wip/raven:
## top_cmd_uart
module top_cmd_uart #(
    parameter integer CLOCK_FREQ = 100_000_000,
    parameter integer BAUD_RATE  = 115200
)(
    input  logic       clk,
    input  logic       reset,
    input  logic       RxD,
    output logic       TxD,
    output logic [7:0] led
);
clock: 10.0 ns
lec_check: 0
cap_margin: 20
core_margin: 2
core_utilization: 40
cts_cluster_diameter: 271
gpl_routability_driven: 0
gpl_timing_driven: 0
slew_margin: 20
run.sh (not shown) runs the stock make flow with config.mk's settings and CLKGATE_MAP_FILE=.
wip/raven ended with every stage complete and zero timing, DRC or antenna violations.
## Diff of input files: wip/lagoon against wip/raven
Settings: GPL_TIMING_DRIVEN removed (was 0); GPL_ROUTABILITY_DRIVEN removed (was 0); CTS_CLUSTER_DIAMETER removed (was 271); the clock period (ns, I/O delays scaled along) changed from 10.0 to 4.72.
### Flow results
- Share of the clock period used by the worst path (lower): wip/raven
- Side by side, setup slack turned out lower in wip/lagoon than in wip/raven.
- wip/lagoon gives less cell area after layout than wip/raven did.
- Delta (wip/lagoon minus wip/raven): pre-CTS worst setup slack shrank by 3.90 ns; critical path depth grew by 2.
What wip/fjord does differently from wip/lagoon at the input level:
Settings: swapping 40 for 68 in CORE_UTILIZATION; swapping 4.72 for 2.94 in the clock period (ns, I/O delays scaled along).
Notes after the runs:
- wip/fjord finished every step from synthesis to the final layout, and the layout passed the timing, design-rule and antenna checks.
- The standard cells in wip/fjord occupy less silicon area than those in wip/lagoon do.
- Multi-input gate share of total cell area: wip/fjord higher than wip/lagoon
- Summary of wip/fjord over wip/lagoon: worst hold slack up 0.021 ns; endpoint arrival time on the critical path neither gained nor lost much.
Modified inputs, wip/quartz compared to wip/fjord
Settings: CORE_UTILIZATION now 27, was 68; the clock period (ns, I/O delays scaled along) now 12.9, was 2.94.
[summary]
Between wip/quartz and wip/fjord, all-layer global routing usage is higher for wip/fjord, wip/quartz comes in under that.
Of the two values seen for worst-path cell with the longest stage delay, dfrtp_1 was produced by wip/fjord and buf_4 by wip/quartz.
wip/fjord → wip/quartz: post-layout worst setup margin increased by 8.04 ns relative to the old numbers; met1 usage decreased by 23 points relative to the old numbers; relative area change from synthesis to final layout increased by 2.9 points relative to the old numbers.
Mean number of vias per cell, wip/quartz and wip/fjord, higher one = wip/fjord.
For the ratio of total power to cell area, wip/quartz came in 76% lower than wip/fjord did.
Internal reg-to-reg setup slack: wip/quartz > wip/fjord
Minimum setup slack after placement for wip/quartz is higher than for wip/fjord.
The final reports for wip/quartz and wip/fjord show count of cells along the worst register-to-register path lower in the former.


## rev 12
Starting RTL as in the previous note.
## top_cmd_uart
module top_cmd_uart #(
    parameter integer CLOCK_FREQ = 100_000_000,
    parameter integer BAUD_RATE  = 115200
)(
    input  logic       clk,
    input  logic       reset,
    input  logic       RxD,
    output logic       TxD,
    output logic [7:0] led
);
==> flow/config.mk <==
export PLATFORM = sky130hd
export DESIGN_NAME = top_cmd_uart
export DESIGN_NICKNAME = top_cmd_uart
export VERILOG_FILES = /design/flow/design.v
export SDC_FILE = /design/flow/constraint.sdc
export NUM_CORES = 4
export LEC_CHECK = 0
export ABC_AREA = 0
export CAP_MARGIN = 5
export CELL_PAD_IN_SITES_DETAIL_PLACEMENT = 0
export CORE_MARGIN = 2
export CORE_UTILIZATION = 66
export GPL_ROUTABILITY_DRIVEN = 1
export GPL_TIMING_DRIVEN = 1
export MAX_ROUTING_LAYER = met5
export PLACE_DENSITY_LB_ADDON = 0.15
export SETUP_SLACK_MARGIN = 1.01
export SLEW_MARGIN = 20
==> flow/constraint.sdc <==
create_clock -name core_clock -period 4.55 [get_ports {clk}]
set_input_delay 0.9100 -clock core_clock [delete_from_list [all_inputs] [get_ports {clk}]]
set_output_delay 0.9100 -clock core_clock [all_outputs]
set_load 0.01 [all_outputs]
Looking at the reports, rev 12 completed the entire flow and the layout it produced met the timing, design-rule and antenna checks.
Here is what was changed in the inputs of rev 13 compared with rev 12.
- CORE_UTILIZATION: 66 -> 72
- ABC_AREA: 0 -> 1
- CTS_CLUSTER_SIZE: unset -> 14
- SLEW_MARGIN: 20 -> 40
- CTS_CLUSTER_DIAMETER: unset -> 143
- SETUP_SLACK_MARGIN: 1.01 -> -0.11
- the clock period (ns, I/O delays scaled along): 4.55 -> 2.25
### Flow results
Clock sink total: rev 13 vs rev 12 identical
Compared to rev 12, rev 13 has sequential share of power 5.5 points higher.
Against rev 12 as the reference, rev 13 delivers a higher non-clock buffer count.
Design internal power of rev 13 exceeds that of rev 12 by more than half.
The relative area change from synthesis to final layout of rev 13 falls short of that of rev 12 by 0.66 points.
In rev 13 the implementation ran to completion but is not tape-out ready, as the final checks report negative setup slack.
More vias were needed by rev 13 than by rev 12.
Looking at clock period minus final worst setup slack, rev 13 sits 400 ps lower than rev 12 does.
Compared with rev 12, in rev 13 post-synthesis share of cell area spent on xor and xnor gates has decreased; cell count listed in synth_stat.txt has increased; sequential share of layout area has decreased; wire length after detailed routing has increased.


Starting RTL as in the previous note.
==> flow/design.v (excerpt) <==
module top_cmd_uart #(
    parameter integer CLOCK_FREQ = 100_000_000,
    parameter integer BAUD_RATE  = 115200
)(
    input  logic       clk,
    input  logic       reset,
    input  logic       RxD,
    output logic       TxD,
    output logic [7:0] led
);
make LEC_CHECK=0 ABC_AREA=1 CAP_MARGIN=20 CORE_MARGIN=2 CORE_UTILIZATION=71 CTS_CLUSTER_SIZE=97 SETUP_SLACK_MARGIN=0.33 SLEW_MARGIN=20 finish   # period 2.3 ns
The first run finished but fails on setup timing.
Next try:
ABC_AREA = unset   (was 1)
CORE_UTILIZATION = 67   (was 71)
CTS_CLUSTER_SIZE = unset   (was 97)
SETUP_SLACK_MARGIN = unset   (was 0.33)
clock period = 4.05 ns   (was 2.3 ns; I/O delays follow)
Effect: Now the flow ran to the end with no violations. Sequential cell count stays the same. Count of clock-buffer cells in the layout shrinks by 4. Non-clock buffer count shrinks by 117. Design area shrinks by 20%.


Setup of the baseline:
top_cmd_uart again, from the RTL that the note above started with.
make LEC_CHECK=0 CAP_MARGIN=20 CORE_MARGIN=2 CORE_UTILIZATION=72 SETUP_SLACK_MARGIN=-0.26 SLEW_MARGIN=20 finish   # period 2.59 ns
Complete run, failing final checks: the baseline, reason setup timing.
Input changes introduced in the candidate (baseline for comparison: the baseline):
Settings: swapping -0.26 for -0.06 in SETUP_SLACK_MARGIN; putting PLACE_DENSITY_LB_ADDON at 0.06 where nothing was set; putting ABC_AREA at 1 where nothing was set.
[summary]
Comparing the baseline against the candidate, there is no change at all in residual DRC count.
Looking at number of vias after detailed routing, the candidate sits above the baseline.
Internal power down 0.81% in the candidate wrt the baseline
In the metrics for the candidate and the baseline, the one carrying the lower share of final layout cell area taken by non-clock buffers is the candidate.
No crash in the candidate: every stage finished, but the layout fails its final checks due to setup timing.
Diff the baseline -> the candidate: sequential cell area fraction in the yosys report fell 3.3 points, average size of a mapped cell fell 22%, Yosys chip area rose 6.2%.
Number of filler cells placed in the layout of the candidate exceeds that of the baseline by more than 10%.


old:
top_cmd_uart again, from the RTL that the note above started with.
clock: 5.05 ns
lec_check: 0
cap_margin: 40
cell_pad_in_sites_global_placement: 2
core_margin: 2
core_utilization: 50
cts_cluster_diameter: 157
cts_cluster_size: 13
gpl_routability_driven: 0
gpl_timing_driven: 0
max_routing_layer: met5
min_routing_layer: met2
setup_slack_margin: 0.29
slew_margin: 20
tns_end_percent: 75
Changes in new relative to old:
==> flow/config.mk <==
export PLATFORM = sky130hd
export DESIGN_NAME = top_cmd_uart
export DESIGN_NICKNAME = top_cmd_uart
export VERILOG_FILES = /design/flow/design.v
export SDC_FILE = /design/flow/constraint.sdc
export NUM_CORES = 4
export LEC_CHECK = 0
export CAP_MARGIN = 20
export CORE_MARGIN = 2
export CORE_UTILIZATION = 71
export SETUP_SLACK_MARGIN = 0.33
export SLEW_MARGIN = 20
==> flow/constraint.sdc <==
create_clock -name core_clock -period 3.01 [get_ports {clk}]
set_input_delay 0.6020 -clock core_clock [delete_from_list [all_inputs] [get_ports {clk}]]
set_output_delay 0.6020 -clock core_clock [all_outputs]
set_load 0.01 [all_outputs]
Notes after the runs:
new completed end to end with timing, DRC and antenna clean.
old leaves more setup margin than new.
Delta(data arrival at the endpoint of the critical path, new - old) < 0
Summary: with old as the reference, chip width in new moved down by more than 10%.
new vs old — layout overhead on the synthesized area rose 2.0 points.
Going from old to new, via count of the first global-routing pass decreased by 5,242 relative to the old numbers, routed wire length went down about 5%.
Going from old to new, final total power now larger; number of clock-tree buffers in the layout now larger; design area now larger.


top_cmd_uart again, from the RTL that the note above started with.
Settings: LEC_CHECK=0, CAP_MARGIN=20, CORE_MARGIN=2, CORE_UTILIZATION=72, PLACE_DENSITY_LB_ADDON=0.0, SETUP_SLACK_MARGIN=0.82, SLEW_MARGIN=20; clock period 2.94 ns.
The first run reached the layout checks and failed them: negative setup slack.
Rerun with:
Settings changed: CORE_UTILIZATION 72 to 18, PLACE_DENSITY_LB_ADDON 0.0 to unset, SETUP_SLACK_MARGIN 0.82 to unset.
Clock period 2.94 ns to 14.0 ns, I/O delays scaled along.
With this change the flow completed with no timing, DRC or antenna violations.
Global-route usage goes down by 33 points.
Worst hold slack is worse by 0.020 ns.
Sequential cell count stays the same.
Clock-buffer cell count goes down by 2.
Synthesized cell count does not change.
Final cell count goes up by a quarter to a third.
Clock skew goes up by 0.0073 ns.
Rerun with:
Settings changed: ABC_AREA set to 1, CORE_UTILIZATION 18 to 72, CTS_CLUSTER_SIZE set to 14.
Clock period 14.0 ns to 2.25 ns, I/O delays scaled along.
Now the flow completed and failed the layout checks on negative setup slack.
Flip-flop count stays the same.
Routed wire length grows by 17%.
Synthesized area rises by 6.2%.
Setup slack got worse by 9.5 ns.
Die size fell by 73%.
Design area came out higher by 3.2%.
Rerun with:
Settings changed: CAP_MARGIN 20 to 5, CELL_PAD_IN_SITES_DETAIL_PLACEMENT set to 0, CORE_MARGIN 2 to 4, CORE_UTILIZATION 72 to 66, CTS_CLUSTER_SIZE 14 to unset, GPL_ROUTABILITY_DRIVEN set to 1, GPL_TIMING_DRIVEN set to 1, MAX_ROUTING_LAYER set to met5, PLACE_DENSITY_LB_ADDON set to 0.15, SETUP_SLACK_MARGIN set to 0.56.
=> The new run finished with negative setup slack left; core utilization came out higher by 11 points; global-route usage came out higher by 1.6 points; clock-buffer cell count came out lower by 3; final cell count came out higher by 10%; setup slack got worse by 0.12 ns; cell area came out higher by 26%; via count came out higher by 34%; combinational power came out higher by 72%; wire length came out higher by 88%; area after synthesis does not change.
Rerun with:
Settings changed: CAP_MARGIN 5 to 20, CELL_PAD_IN_SITES_DETAIL_PLACEMENT 0 to unset, CORE_MARGIN 4 to 2, CORE_UTILIZATION 66 to 72, CTS_CLUSTER_SIZE set to 10, GPL_ROUTABILITY_DRIVEN 1 to unset, GPL_TIMING_DRIVEN 1 to unset, MAX_ROUTING_LAYER met5 to unset, PLACE_DENSITY_LB_ADDON 0.15 to unset, SETUP_SLACK_MARGIN 0.56 to unset.
Outcome:
- The new run reached the layout checks and failed them: negative setup slack
- worst setup slack is better by 0.18 ns
- count of clock-buffer cells in the layout rises by 18
- clock skew falls by 0.011 ns
- core utilization falls by 12 points
- cell count falls by 8.8%
- clock power falls by 6.5%
- synthesized cell count is unchanged
- die area falls by 13%
- via count falls by 25%
Rerun with:
Settings changed: ABC_AREA 1 to unset, CTS_CLUSTER_SIZE 10 to unset, PLACE_DENSITY_LB_ADDON set to 0.0.
The new run died in global routing (5_1_grt) with DPL-0033.
Synthesized cell count drops by 27%.
Area after synthesis drops by 5.9%.
Die size drops by 5.7%.


top_cmd_uart again, from the RTL that the note above started with.
==> flow/config.mk <==
export PLATFORM = sky130hd
export DESIGN_NAME = top_cmd_uart
export DESIGN_NICKNAME = top_cmd_uart
export VERILOG_FILES = /design/flow/design.v
export SDC_FILE = /design/flow/constraint.sdc
export NUM_CORES = 4
export LEC_CHECK = 0
export ABC_AREA = 1
export CAP_MARGIN = 5
export CELL_PAD_IN_SITES_DETAIL_PLACEMENT = 0
export CORE_MARGIN = 2
export CORE_UTILIZATION = 72
export CTS_CLUSTER_DIAMETER = 143
export GPL_ROUTABILITY_DRIVEN = 1
export GPL_TIMING_DRIVEN = 1
export MAX_ROUTING_LAYER = met5
export PLACE_DENSITY_LB_ADDON = 0.15
export SETUP_SLACK_MARGIN = -0.21
export SLEW_MARGIN = 20
==> flow/constraint.sdc <==
create_clock -name core_clock -period 2.25 [get_ports {clk}]
set_input_delay 0.4500 -clock core_clock [delete_from_list [all_inputs] [get_ports {clk}]]
set_output_delay 0.4500 -clock core_clock [all_outputs]
set_load 0.01 [all_outputs]
The first run completed and failed the layout checks on negative setup slack.
Edit:
==> flow/config.mk (replaced) <==
export PLATFORM = sky130hd
export DESIGN_NAME = top_cmd_uart
export DESIGN_NICKNAME = top_cmd_uart
export VERILOG_FILES = /design/flow/design.v
export SDC_FILE = /design/flow/constraint.sdc
export NUM_CORES = 4
export LEC_CHECK = 0
export CAP_MARGIN = 20
export CORE_MARGIN = 2
export CORE_UTILIZATION = 71
export SETUP_SLACK_MARGIN = -0.19
export SLEW_MARGIN = 20
Result:
- The new run finished but failed the layout checks on negative setup slack
- via count drops by a few percent
- synthesized area drops by a few percent
- combinational power climbs by about a fifth
- count of clock-buffer cells in the layout climbs by 5
Edit:
--- a/flow/config.mk
+++ b/flow/config.mk
@@ -7,0 +8 @@
+export ABC_AREA = 1
@@ -10,2 +11 @@
-export CORE_UTILIZATION = 71
-export SETUP_SLACK_MARGIN = -0.19
+export CORE_UTILIZATION = 72
@@ -12,0 +13 @@
+export TNS_END_PERCENT = 5
Result: The changed run reached the layout checks and failed them: negative setup slack; total power fell by 1.1%; first-iteration DRC count came out lower by 16%; final area goes down by 4.8%; routed wire length came out lower by 11%; area after synthesis goes up by 6.2%; maximum frequency rises by 6.5%; sequential share of layout area climbs by 2.3 points; critical path depth came out higher by 4; die area rose by 4.6%; worst hold slack gains 17 ps.
Edit:
--- a/flow/config.mk
+++ b/flow/config.mk
@@ -11,0 +12 @@
+export CTS_CLUSTER_DIAMETER = 375
@@ -13 +13,0 @@
-export TNS_END_PERCENT = 5
Outcome: The changed run produced a layout that fails on negative setup slack; cell area is about the same; non-clock buffer count is unchanged; cell count barely changes; wire length drops slightly; clock-buffer cell count is lower by 5; combinational power decreases by a few percent; hold slack degrades by 4.8 ps.


top_cmd_uart again, from the RTL that the note above started with.
// top_cmd_uart
module top_cmd_uart #(
    parameter integer CLOCK_FREQ = 100_000_000,
    parameter integer BAUD_RATE  = 115200
)(
    input  logic       clk,
    input  logic       reset,
    input  logic       RxD,
    output logic       TxD,
    output logic [7:0] led
);
    logic [7:0] rx_byte;
    logic       rx_valid;
    Rx #(
        .clk_freq  (CLOCK_FREQ),
        .baud_rate (BAUD_RATE)
    ) u_rx (
        .clk_fpga   (clk),
        .reset      (reset),
        .RxD        (RxD),
        .RxData     (rx_byte),
        .data_valid (rx_valid)
    );
    logic [7:0] tx_data;
    logic       tx_start;
    logic       tx_free;
    Tx #(
        .CLOCK_FREQ (CLOCK_FREQ),
        .BAUD_RATE  (BAUD_RATE)
    ) u_tx (
        .clk    (clk),
        .reset  (reset),
        .ready  (tx_start),
        .tx_data(tx_data),
        .TxD    (TxD),
        .tdre   (tx_free)
    );
    logic       cmd_ready;
    logic       seq_sel;      
    logic [7:0] n_value;
    logic       cmd_ack;
    command_parser u_parser (
        .clk      (clk),
        .reset    (reset),
        .rx_byte  (rx_byte),
        .rx_valid (rx_valid),
        .cmd_ack  (cmd_ack),
        .cmd_ready(cmd_ready),
        .seq_sel  (seq_sel),
        .n_value  (n_value)
    );
    logic        pad_start, pad_done;
    logic [31:0] pad_res;
    padovan_unit u_pad (
        .clk    (clk),
        .reset  (reset),
        .start  (pad_start),
        .n      (n_value),
        .result (pad_res),
        .done   (pad_done)
    );
    logic        mos_start, mos_done;
    logic [31:0] mos_res;
    moser_unit u_mos (
        .clk    (clk),
        .reset  (reset),
        .start  (mos_start),
        .n      (n_value),
        .result (mos_res),
        .done   (mos_done)
    );
    typedef enum logic [2:0] {
        S_WAIT_CMD,
        S_START_CALC,
        S_WAIT_CALC,
        S_SEND_B0,
        S_SEND_B1,
        S_SEND_B2,
        S_SEND_B3
    } main_state_t;
  ...
Settings: LEC_CHECK=0, CAP_MARGIN=20, CORE_MARGIN=2, CORE_UTILIZATION=50, CTS_CLUSTER_DIAMETER=271, CTS_CLUSTER_SIZE=13, GPL_ROUTABILITY_DRIVEN=0, GPL_TIMING_DRIVEN=0, SLEW_MARGIN=20, TNS_END_PERCENT=80; clock period 10.0 ns.
Edit:
- CORE_UTILIZATION: 50 -> 40
- CTS_CLUSTER_DIAMETER: 271 -> not set
- CTS_CLUSTER_SIZE: 13 -> not set
- GPL_ROUTABILITY_DRIVEN: 0 -> not set
- GPL_TIMING_DRIVEN: 0 -> not set
- TNS_END_PERCENT: 80 -> not set
- clock period: 10.0 -> 4.05 ns (I/O delays scaled with it)
What happened:
- The new run passed the timing, design-rule and antenna checks
- non-clock buffer count is lower by 64
- worst setup slack loses 5.1 ns
- cell count goes up by 1.9%
- combinational power went up by 120%
- synthesized cell count is unchanged
- routed wire length shrinks by 0.91%
- total power goes up to 2.8 times its value
Edit:
- clock period: 4.05 -> 10.0 ns (I/O delays scaled with it)
Outcome: Sequential power falls by 60%; worst setup slack improved by 4.9 ns; sequential share of layout area falls by 0.12 points; routed wire length falls by 5.9%; total power falls by about 60%; die size does not change; global-route usage falls by 1.1 points.
Edit:
- CORE_UTILIZATION: 40 -> 58
- clock period: 10.0 -> 5.67 ns (I/O delays scaled with it)
After rerunning: The new run completed without violations; first-iteration DRC count climbs by 24%; combinational power is higher by 75%; routed wire length hardly moves; cell area came out lower by 1.9%; clock skew goes up by 0.0060 ns; count of clock-buffer cells in the layout increases by 1; setup slack got worse by 3.5 ns; via count is about the same; worst hold slack barely changes; global-route usage is higher by 7.1 points; sequential share of layout area increases by 0.96 points.
Edit:
- CORE_UTILIZATION: 58 -> 72
- clock period: 5.67 -> 2.56 ns (I/O delays scaled with it)
=>
- This time the run completed, yet does not pass: setup timing
- global-route usage is higher by 7.3 points
- count of clock-buffer cells in the layout fell by 17
- sequential power increases by well over a third
- clock power grows by well over a third
- flip-flop count stays the same
- synthesized area is unchanged
No activity file was given, so power comes from the tool's default toggle rates.
